## wip/cedar
// MODULE_STATIC_PROCESS
module MODULE_STATIC_PROCESS (
    input clk,
    input rst,
    input [3:0] state_info,
    input [11:0] read_from_aux,
    input [11:0] read_from_ram,
    output reg [11:0] write2aux,
    output reg [11:0] write2ram,
    output reg [9:0] write2aux_addr,
    output reg [9:0] read_from_aux_addr,
    output reg [18:0] write2ram_addr,
    output reg[18:0] read_from_ram_addr,
    output reg ena_write_ram,
    output done
);
reg [18:0] cnt;
reg done_;
assign done=done_;
reg [4:0] cnt_buffer;
reg [11:0] color_buffer;
reg [11:0] buffer;
reg [11:0] color_reduced;
reg [15:0] color_cnt_1;
reg [15:0] color_cnt_2;
reg [15:0] color_cnt_3;
reg [15:0] color_cnt_4;
reg [15:0] color_cnt_5;
reg [15:0] color_cnt_6;
reg [15:0] color_cnt_7;
reg [15:0] color_cnt_8;
reg [15:0] color_cnt_9;
reg [15:0] color_cnt_10;
reg [15:0] color_cnt_11;
reg [15:0] color_cnt_12;
reg [15:0] color_cnt_13;
reg [15:0] color_cnt_14;
reg [15:0] color_cnt_15;
reg [15:0] color_cnt_16;
reg is_read_done;
always @(posedge clk) 
begin
    if(!rst)
    begin
      cnt=0;
      done_=0;
      cnt_buffer=0;
      color_buffer=0;
      buffer=0;
      color_reduced=0;
      color_cnt_1=0;
      color_cnt_2=0;
      color_cnt_3=0;
      color_cnt_4=0;
      color_cnt_5=0;
      color_cnt_6=0;
      color_cnt_7=0;
      color_cnt_8=0;
      color_cnt_9=0;
      color_cnt_10=0;
      color_cnt_11=0;
      color_cnt_12=0;
      color_cnt_13=0;
      color_cnt_14=0;
      color_cnt_15=0;
      color_cnt_16=0;
      is_read_done=0;
      write2aux=0;
      write2ram=0;
      write2aux_addr=0;
      read_from_aux_addr=0;
      write2ram_addr=0;
      read_from_ram_addr=0;
      ena_write_ram=0;
    end
    else if(done_==0&&(state_info==4'b1000||state_info==4'b1001))
    begin
      if(cnt_buffer==4'b0000)
      begin
        if(state_info==4'b1000)
  ...
clock: 29.0 ns
lec_check: 0
cap_margin: 25
cell_pad_in_sites_detail_placement: 1
core_aspect_ratio: 0.86
core_margin: 2
core_utilization: 40
place_density: 0.6
setup_slack_margin: 5.0
slew_margin: 20
run.sh (not shown) runs the stock make flow with config.mk's settings and CLKGATE_MAP_FILE=.
wip/cedar: all stages complete, timing, DRC and antenna checks passed
Input-level comparison between wip/umber and wip/cedar:
# wip/cedar
export LEC_CHECK = 0
export CAP_MARGIN = 25
export CELL_PAD_IN_SITES_DETAIL_PLACEMENT = 1
export CORE_ASPECT_RATIO = 0.86
export CORE_MARGIN = 2
export CORE_UTILIZATION = 40
export PLACE_DENSITY = 0.6
export SETUP_SLACK_MARGIN = 5.0
export SLEW_MARGIN = 20
create_clock -name core_clock -period 29.0 [get_ports {clk}]
# wip/umber
export LEC_CHECK = 0
export CAP_MARGIN = 20
export CORE_MARGIN = 2
export CORE_UTILIZATION = 71
export MAX_ROUTING_LAYER = met4
export SETUP_SLACK_MARGIN = 5.0
export SLEW_MARGIN = 20
create_clock -name core_clock -period 27.9 [get_ports {clk}]
Findings:
The layout from wip/umber, despite a flow that completed every stage, fails the layout checks, with the failing checks listed as negative setup slack.
Between wip/cedar and wip/umber, final setup TNS decreased.
From wip/cedar to wip/umber the numbers moved as follows: routed wire length has decreased, sequential share of layout area has increased, count of cells along the worst register-to-register path has increased.
color_buffer[11] as the last element of the critical path was reported by wip/umber, and color_buffer[8] by wip/cedar.
Compared with wip/cedar, wip/umber shows a count of filler cells inserted in the layout that is 72% lower.
#### Input delta (wip/indigo over wip/umber)
# wip/umber
export LEC_CHECK = 0
export CAP_MARGIN = 20
export CORE_MARGIN = 2
export CORE_UTILIZATION = 71
export MAX_ROUTING_LAYER = met4
export SETUP_SLACK_MARGIN = 5.0
export SLEW_MARGIN = 20
create_clock -name core_clock -period 27.9 [get_ports {clk}]
# wip/indigo
export LEC_CHECK = 0
export CAP_MARGIN = 5
export CORE_MARGIN = 2
export CORE_UTILIZATION = 71
export CTS_CLUSTER_DIAMETER = 29
export CTS_CLUSTER_SIZE = 42
export MAX_ROUTING_LAYER = met4
export SETUP_SLACK_MARGIN = 5.0
export SLEW_MARGIN = 20
create_clock -name core_clock -period 27.9 [get_ports {clk}]
## What came out
Looking only at number of buffers added for setup after CTS, and setting everything else aside, the higher value of wip/indigo and wip/umber goes to wip/indigo. Note that the number of gates given a new drive strength after cts recorded for wip/umber amounts to 1.19 times the value seen in wip/indigo. wip/indigo did not finish: a tool error stopped it during global routing (5_1_grt). Changes observed in wip/indigo relative to wip/umber: count of buffers inserted at the top-level ports stayed essentially flat; area of the die stayed essentially flat; total cells reported by yosys after synthesis stayed essentially flat. Cmp wip/indigo and wip/umber / maximum level of the CTS H-tree / higher: wip/indigo.
#### Input delta (wip/tundra over wip/indigo)
# wip/indigo
export LEC_CHECK = 0
export CAP_MARGIN = 5
export CORE_MARGIN = 2
export CORE_UTILIZATION = 71
export CTS_CLUSTER_DIAMETER = 29
export CTS_CLUSTER_SIZE = 42
export MAX_ROUTING_LAYER = met4
export SETUP_SLACK_MARGIN = 5.0
export SLEW_MARGIN = 20
create_clock -name core_clock -period 27.9 [get_ports {clk}]
# wip/tundra
export LEC_CHECK = 0
export CAP_MARGIN = 20
export CORE_MARGIN = 2
export CORE_UTILIZATION = 8
export PLACE_DENSITY = 0.6
export SLEW_MARGIN = 20
create_clock -name core_clock -period 45.6 [get_ports {clk}]
## What came out
- global routing (5_1_grt): wip/indigo exited with error
- wip/tundra finished end to end and its layout was clean on timing, DRC and antenna.
- On yosys synthesis chip area, wip/tundra tracks wip/indigo almost exactly.
- Synthesized area: wip/indigo vs wip/tundra identical
- Number of gates resized after cts sits lower in wip/tundra than in wip/indigo.
- The die of wip/tundra is larger than the one used in wip/indigo.
- Re total placed cells including tap cells: wip/indigo was lower than wip/tundra.
- Number of buffers inserted by post-CTS setup repair in wip/tundra is 56 lower than in wip/indigo
Inputs modified between wip/tundra and wip/yarrow:
# wip/tundra
export LEC_CHECK = 0
export CAP_MARGIN = 20
export CORE_MARGIN = 2
export CORE_UTILIZATION = 8
export PLACE_DENSITY = 0.6
export SLEW_MARGIN = 20
create_clock -name core_clock -period 45.6 [get_ports {clk}]
# wip/yarrow
export LEC_CHECK = 0
export CAP_MARGIN = 20
export CORE_MARGIN = 2
export CORE_UTILIZATION = 13
export PLACE_DENSITY = 0.6
export SLEW_MARGIN = 20
create_clock -name core_clock -period 41.1 [get_ports {clk}]
Findings:
Delta (wip/yarrow minus wip/tundra): final design instance area without fill fell by about 6.5%.
Taking wip/tundra as the reference, in wip/yarrow post-route clock skew rose by 13 ps, global-route wire length before repair went down, sum of net half-perimeters after detailed placement shrank by 9400 um.
From wip/yarrow to wip/tundra, number of sequential storage elements did not move at all.
Comparing the two runs side by side, wip/yarrow comes out behind wip/tundra on register-to-register slack.
Cmp wip/yarrow vs wip/tundra: worst hold slack lower in wip/yarrow
Taking wip/yarrow over wip/tundra, the die size ratio works out to 0.62.
diff inputs: wip/yarrow => wip/zinc
# wip/yarrow
export LEC_CHECK = 0
export CAP_MARGIN = 20
export CORE_MARGIN = 2
export CORE_UTILIZATION = 13
export PLACE_DENSITY = 0.6
export SLEW_MARGIN = 20
create_clock -name core_clock -period 41.1 [get_ports {clk}]
# wip/zinc
export LEC_CHECK = 0
export CAP_MARGIN = 20
export CORE_MARGIN = 2
export CORE_UTILIZATION = 72
export CTS_CLUSTER_DIAMETER = 207
export CTS_CLUSTER_SIZE = 100
export PLACE_DENSITY = 0.6
export SLEW_MARGIN = 20
create_clock -name core_clock -period 16.1 [get_ports {clk}]
==> comparison <==
global routing (5_1_grt): wip/zinc exited with error
wip/zinc against wip/yarrow: chip area from the yosys synthesis statistics closely matched the old numbers; total number of H-tree levels down 1; die area now sits lower; width of the chip shrank by 57%; number of buffers inserted by post-CTS setup repair moved up.
In wip/zinc the standard cell core area turned out 82% lower than in wip/yarrow.
Number of buffers created by CTS: wip/zinc vs wip/yarrow down 37
